==> inputs of run X <==
==> flow/design.v <==
module converter_ascii_number (
	input [7:0] ascii_in,
	output[7:0] number_out);
	assign number_out = ascii_in;
endmodule
module operator_converter (
	input [7:0] in,
	output [7:0] out
);
localparam ADD = 0,
			SUB = 1,
			MULT = 2,
			DIV = 3;
assign out = (in == 8'd20) ? ADD : (in == 8'd21) ? SUB : (in == 8'd22) ? MULT : DIV;
endmodule
module convert_to_number
(
	input [7:0] num0,
	input [7:0] num1,
	input [7:0] num2,
	input [1:0] mode,
	output reg [7:0] out
);
always @(*) begin
	if (mode == 2'd0) begin
		out = num0;
	end
	else if (mode == 2'd1) begin
		out = num0*10 + num1;
	end
	else begin
		out = num0*100 + num1*10 + num2;
	end
end
endmodule
module divider (
	input clk,
	output rfd,
	input [7:0] dividend,
	input [7:0] divisor,
	output [7:0] quotient,
	output [7:0] fractional
);
	assign rfd = 1'b1;
	assign quotient = (divisor == 8'd0) ? 8'hFF : dividend / divisor;
	assign fractional = (divisor == 8'd0) ? dividend : dividend % divisor;
endmodule
module stack #(parameter size = 100)(
	input rst,
	input clk,
	input [7:0] data_in,
	input push_en,
	input pop_en,
	output [7:0] data_out,
	output is_empty	
);
	reg [7: 0] mem[size-1:0];
	reg[7:0] sp;
	always @(posedge clk) begin : proc_push
		if (rst)
			sp <= 0;
		else begin
			if (push_en) begin
				mem[sp] <= data_in;
				sp <= sp + 1;
			end
			if (pop_en) begin
					sp <= sp - 1'd1;
			end
		end
	end
	assign is_empty = (sp == 0);
	assign data_out = is_empty ? 8'd0 : mem[sp-1];
endmodule
module datapath (
	input clk,
	input rst,
	input num0_en,
	input num1_en,
	input num2_en,
	input index_cnt,
	input sel,
	input [1:0] mode,
	input operand_push,
	input operand_pop,
	input operator_push,
	input operator_pop,
	input num_clr,
	input result_en,
	input op1_en,
	input op2_en,
	input operator_en,
	output is_operand,
	output is_operator,
	output is_lt,
	output is_empty,
	output is_hash,
	output [7:0] data_out,
	output [7:0] rm,
	output rfd,
	output is_div,
	output op_is_empty,
	input [7:0] rom_data_in,
	output [6:0] rom_addr
);
localparam ADD = 0,
			SUB = 1,
			MULT = 2,
			DIV = 3;
wire [7:0] rom_data;
wire [7:0] converted_operator;
wire [7:0] converted_asci;
wire [7:0] convereted_decimal;
wire [7:0] top_operator;
wire [7:0] top_operand;
wire [7:0] operand_data_in;
wire [7:0] operator_data_in;
wire [7:0] divider_out, fractional;
wire operand_empty;
reg [7:0] num0, num1, num2;
reg [6:0] rom_index;
reg [7:0] result;
reg [7:0] op1, op2;
reg [7:0] operator;
assign rm = op2;
assign op_is_empty = is_empty;
assign rom_data = rom_data_in;
assign rom_addr = rom_index;
converter_ascii_number ascii_converter(rom_data, converted_asci);
convert_to_number decimal_converter(num0, num1, num2, mode, convereted_decimal);
operator_converter operator_converter(rom_data, converted_operator);
stack operands(.rst(rst), .clk(clk), .data_in(operand_data_in), .push_en(operand_push), .pop_en(operand_pop), .data_out(top_operand), .is_empty(operand_empty));
stack operators(.rst(rst), .clk(clk), .data_in(converted_operator), .push_en(operator_push), .pop_en(operator_pop), .data_out(top_operator), .is_empty(is_empty));
divider divider (
	.clk(clk),  
	.rfd(rfd),  
	.dividend(op1),  
	.divisor(op2),  
	.quotient(divider_out),  
	.fractional(fractional)
);  
assign is_div = top_operator == DIV;
assign data_out = top_operand;
assign operand_data_in = sel ? result : convereted_decimal;
assign is_operand = (rom_data >= 0 && rom_data < 10) ? 1 : 0;
assign is_operator = (rom_data >= 20 && rom_data <= 30) ? 1 : 0;
assign is_hash = rom_data == 8'd10;
assign is_lt = is_empty? 0: (converted_operator==ADD && (top_operator==SUB || top_operator==MULT || top_operator==DIV))
 		|| (converted_operator==SUB && (top_operator==MULT || top_operator==DIV)) 
		|| (converted_operator==DIV && (top_operator==MULT || top_operator==DIV));
always @(posedge clk) begin
	if (rst || num_clr) begin
		num0 <= 0;
		num1 <= 0;
		num2 <= 0;
	end
	else if (num0_en)
		num0 <= rom_data;
	else if (num1_en)
		num1 <= rom_data;
	else if (num2_en)
		num2 <= rom_data;
end
always @(posedge clk) begin
	if (rst) begin
		op1 <= 0;
		op2 <= 0;
	end
	else if (op1_en)
		op1 <= top_operand;
	else if (op2_en)
		op2 <= top_operand; 
end
always @(posedge clk) begin
	if (rst)
		operator <= 0;
	else if (operator_en)
		operator <= top_operator;
end
always @(posedge clk) begin
	if (rst)
		rom_index <= 0;
	else if (index_cnt)
		rom_index <= rom_index + 1;
end
always @(*) begin
	result = 0;
	begin
		if (operator == ADD) result = op1 + op2;
		else if (operator == SUB) result = op1 - op2;
		else if (operator == MULT) result = op1 * op2;
		else if (operator == DIV) result = divider_out;
	end
end
endmodule
module controller(
	input clk,
	input rst,
	input start,
	input is_operand,
	input is_operator,
	input is_lt,
	input is_empty,
	input is_hash,
	input is_div,
	input op_is_empty,
	output reg num0_en,
	output reg num1_en,
	output reg num2_en,
	output reg index_cnt,
	output reg sel,
	output reg operand_push,
	output reg operator_push,
	output reg operand_pop,
	output reg operator_pop,
	output reg num_clr,
	output reg result_en,
	output reg op1_en,
	output reg op2_en,
	output reg operator_en,
	output [1:0] mode,
	output reg done,
	output reg [4:0] ps
);
reg [4:0] ns, div_count;
reg [1:0] count;
assign mode = count-1;
always @(*) begin
	ns = 5'd0;
	case (ps)
		5'd0: if(start) ns = 1;
			else ns = 0;
		5'd1: if(is_operand) ns = 2;
			  else if(is_hash) ns = 9;
		5'd3: if(is_operator && is_lt==0) ns = 8;
				else if(is_operator && is_lt) ns = 17;
				else if (is_operand) ns=2;
			  else if(is_hash) ns = 9;
		5'd8: ns = 1;
		5'd10: if(op_is_empty) ns = 16;
				else ns = 11;
		5'd14: if(is_div &&  div_count<15 ) ns = 5'd14;
				else ns = 5'd15;
		5'd15: if(op_is_empty) ns = 16;
				else ns = 10;
		5'd16: ns = 16;
		5'd22: if(div_count<15 && is_div) ns = 5'd22;
				else ns = 5'd23;
		5'd24: ns = 1;
		default: ns = ps + 1;
	endcase
end
always @(posedge clk) begin
	if (rst) begin
		ps <= 5'd0;
		div_count <= 0;
	end
	else begin
		ps <= ns;
		if (ps==10)
			div_count <= 0;
		if (is_div && ps>10)
			div_count <= div_count + 1;
		if (ps==2)
			count <= count + 1;
		if (ps==1) begin
			count <= 0;
		end
	end
end
always @(*) begin
	num0_en = 0;
	num1_en = 0;
	num2_en = 0;
	index_cnt = 0;
	sel = 0;
	operand_push = 0;
	operator_push = 0;
	operand_pop = 0;
	operator_pop = 0;
	num_clr = 0;
	result_en = 0;
	op1_en = 0;
	op2_en = 0;
	operator_en = 0;
	done = 0;
	case (ps)
		5'd1:begin
			num_clr = 1;
		end
		5'd2: begin
			if (count==0)
				num0_en = 1;
			else if(count==1)
				num1_en = 1;
			else if (count==2)
				num2_en = 1;
			index_cnt = 1;
		end
		5'd8: begin
			operand_push = 1;
			operator_push = 1;
			index_cnt = 1;
		end
		5'd9: begin
			operand_push = 1;
		end
		5'd10: begin
			op2_en = 1;
			operator_en = 1;
		end
		5'd11: begin
			operand_pop = 1;
		end
		5'd12: begin
			op1_en = 1;
		end
		5'd13: begin
			operand_pop = 1;
		end
		5'd15: begin
			result_en = 1;
			operator_pop = 1;
			sel = 1;
			operand_push = 1;
		end
		5'd16: begin
			done = 1;
		end
		5'd17: begin
			operand_push = 1;
		end
		5'd18: begin
			op2_en = 1;
			operator_en = 1;
		end
		5'd19: begin
			operand_pop = 1;
		end
		5'd20: begin
			op1_en = 1;
		end
		5'd21: begin
			operand_pop = 1;
		end
		5'd23: begin
			operator_pop = 1;
			result_en = 1;
		end
		5'd24: begin
			sel = 1;
			operand_push = 1;
			operator_push = 1;
			index_cnt = 1;
		end
		default:
			sel = 0;
	endcase
end
endmodule
module calculator
(	
	input clk, 
	input rst,
	input start,
	input [7:0] rom_data,
	output [6:0] rom_addr,
	output done,
	output [7:0] result
);
wire is_operand, is_operator, is_lt, is_empty, is_hash,
	num0_en, num1_en, num2_en, index_cnt, sel, operand_push, operator_push,
	operand_pop, operator_pop, num_clr, result_en, op1_en, op2_en, operator_en, rfd, is_div, op_is_empty;
wire [1:0] mode;
wire [7:0] data_out, inx;
wire [4:0] ps;
controller ctrl(clk, rst, start, is_operand, is_operator, is_lt, is_empty, is_hash, is_div, op_is_empty,
				num0_en, num1_en, num2_en, index_cnt, sel, operand_push, operator_push,
				operand_pop, operator_pop, num_clr, result_en, op1_en, op2_en,
				operator_en, mode, done, ps);
datapath dp(clk, rst, num0_en, num1_en, num2_en, index_cnt, sel, mode, operand_push,
			operand_pop, operator_push, operator_pop, num_clr, result_en, op1_en,
			op2_en, operator_en, is_operand, is_operator, is_lt, is_empty, is_hash, data_out, inx, rfd, is_div, op_is_empty,
			rom_data, rom_addr);
assign result = data_out;
endmodule
==> flow/run.sh <==
#!/bin/bash
# the make line also repeats each setting of config.mk as NAME=value (left out here)
make -C /OpenROAD-flow-scripts/flow DESIGN_CONFIG=/design/flow/config.mk WORK_HOME=/design/flow/orfs CLKGATE_MAP_FILE= finish
==> flow/config.mk <==
export PLATFORM = sky130hd
export DESIGN_NAME = calculator
export DESIGN_NICKNAME = calculator
export VERILOG_FILES = /design/flow/design.v
export SDC_FILE = /design/flow/constraint.sdc
export NUM_CORES = 4
export LEC_CHECK = 0
export ABC_AREA = 1
export CAP_MARGIN = 10
export CELL_PAD_IN_SITES_DETAIL_PLACEMENT = 0
export CORE_MARGIN = 2
export CORE_UTILIZATION = 40
export CTS_CLUSTER_SIZE = 100
export GPL_ROUTABILITY_DRIVEN = 0
export GPL_TIMING_DRIVEN = 0
export SLEW_MARGIN = 35
==> flow/constraint.sdc <==
create_clock -name core_clock -period 11.7 [get_ports {clk}]
set_input_delay 2.3400 -clock core_clock [delete_from_list [all_inputs] [get_ports {clk}]]
set_output_delay 2.3400 -clock core_clock [all_outputs]
set_load 0.01 [all_outputs]
==> run C: changes against run X <==
Settings changed: ABC_AREA 1 to not set, CAP_MARGIN 10 to 30, CELL_PAD_IN_SITES_DETAIL_PLACEMENT 0 to not set, CORE_UTILIZATION 40 to 72, CTS_CLUSTER_SIZE 100 to 42, GPL_ROUTABILITY_DRIVEN 0 to not set, GPL_TIMING_DRIVEN 0 to not set, HOLD_SLACK_MARGIN set to 0.27, MAX_ROUTING_LAYER set to met4, PLACE_DENSITY set to 0.64, SLEW_MARGIN 35 to 20.
==> flow/constraint.sdc (replaced) <==
create_clock -name core_clock -period 9.07 [get_ports {clk}]
set_input_delay 1.8140 -clock core_clock [delete_from_list [all_inputs] [get_ports {clk}]]
set_output_delay 1.8140 -clock core_clock [all_outputs]
set_load 0.01 [all_outputs]
==> run F: changes against run X <==
Settings changed: CAP_MARGIN 10 to 20, CELL_PAD_IN_SITES_DETAIL_PLACEMENT 0 to not set, CTS_CLUSTER_DIAMETER set to 204, CTS_CLUSTER_SIZE 100 to not set, GPL_ROUTABILITY_DRIVEN 0 to not set, TNS_END_PERCENT set to 90.
==> flow/constraint.sdc (replaced) <==
create_clock -name core_clock -period 12.0 [get_ports {clk}]
set_input_delay 2.4000 -clock core_clock [delete_from_list [all_inputs] [get_ports {clk}]]
set_output_delay 2.4000 -clock core_clock [all_outputs]
set_load 0.01 [all_outputs]
==> run Y: changes against run X <==
Settings changed: ABC_AREA 1 to not set, CAP_MARGIN 10 to 35, CELL_PAD_IN_SITES_DETAIL_PLACEMENT 0 to not set, CORE_ASPECT_RATIO set to 0.89, CORE_UTILIZATION 40 to 72, CTS_CLUSTER_DIAMETER set to 382, CTS_CLUSTER_SIZE 100 to 18, GPL_ROUTABILITY_DRIVEN 0 to not set, GPL_TIMING_DRIVEN 0 to not set, PLACE_DENSITY set to 0.35, SETUP_SLACK_MARGIN set to 1.9, SLEW_MARGIN 35 to 20.
==> flow/constraint.sdc (replaced) <==
create_clock -name core_clock -period 6.5 [get_ports {clk}]
set_input_delay 1.3000 -clock core_clock [delete_from_list [all_inputs] [get_ports {clk}]]
set_output_delay 1.3000 -clock core_clock [all_outputs]
set_load 0.01 [all_outputs]
==> CHANGELOG.md <==
### Physical design

* Run status: no timing/DRC/antenna violations
* Resize count post-CTS at 1
* Mux cell area share after synthesis at 0%
* Final period utilization at 91.1%
* GRT Util Overall at 26.0%
* Yosys cell count at 4571
* Buffers, non-clock at 331
* Via-per-instance ratio at 5.76
* Top logic family: simple AND/OR/NAND/NOR gates
the above is filed under run X

==> CHANGELOG.md <==
### Physical design

* Sum of routed wire length over all layers at 173000 um
* Buffers, non-clock at 334
* Final period utilization at 91.2%
* Run status: no timing/DRC/antenna violations
* Resize count post-CTS at 0
* Mux cell area share after synthesis at 0%
* Via-per-instance ratio at 5.76
* Final worst setup slack at 1.06 ns
* GRT Util Overall at 27.0%
* Yosys cell count at 4571
the above is filed under run F

==> CHANGELOG.md <==
### Physical design

* Run status: complete, but fails checks
* Checks that blocked a clean result: setup timing
* Top logic family: multiplexers
* GRT Util Overall at 39.3%
* Yosys cell count at 2760
* Via-per-instance ratio at 7.49
* Count of endpoints failing setup in the final report at 408
* Final worst setup slack at -4.53 ns
* Buffers, non-clock at 292
* Final period utilization at 170%
the above is filed under run Y

==> CHANGELOG.md <==
### Physical design

* Run status: complete, but fails checks
* Checks that blocked a clean result: setup timing
* Via-per-instance ratio at 7.93
* Final worst setup slack at -2.02 ns
* Top logic family: multiplexers
* Count of endpoints failing setup in the final report at 200
* Resize count post-CTS at 36
* GRT Util Overall at 43.7%
the above is filed under run C

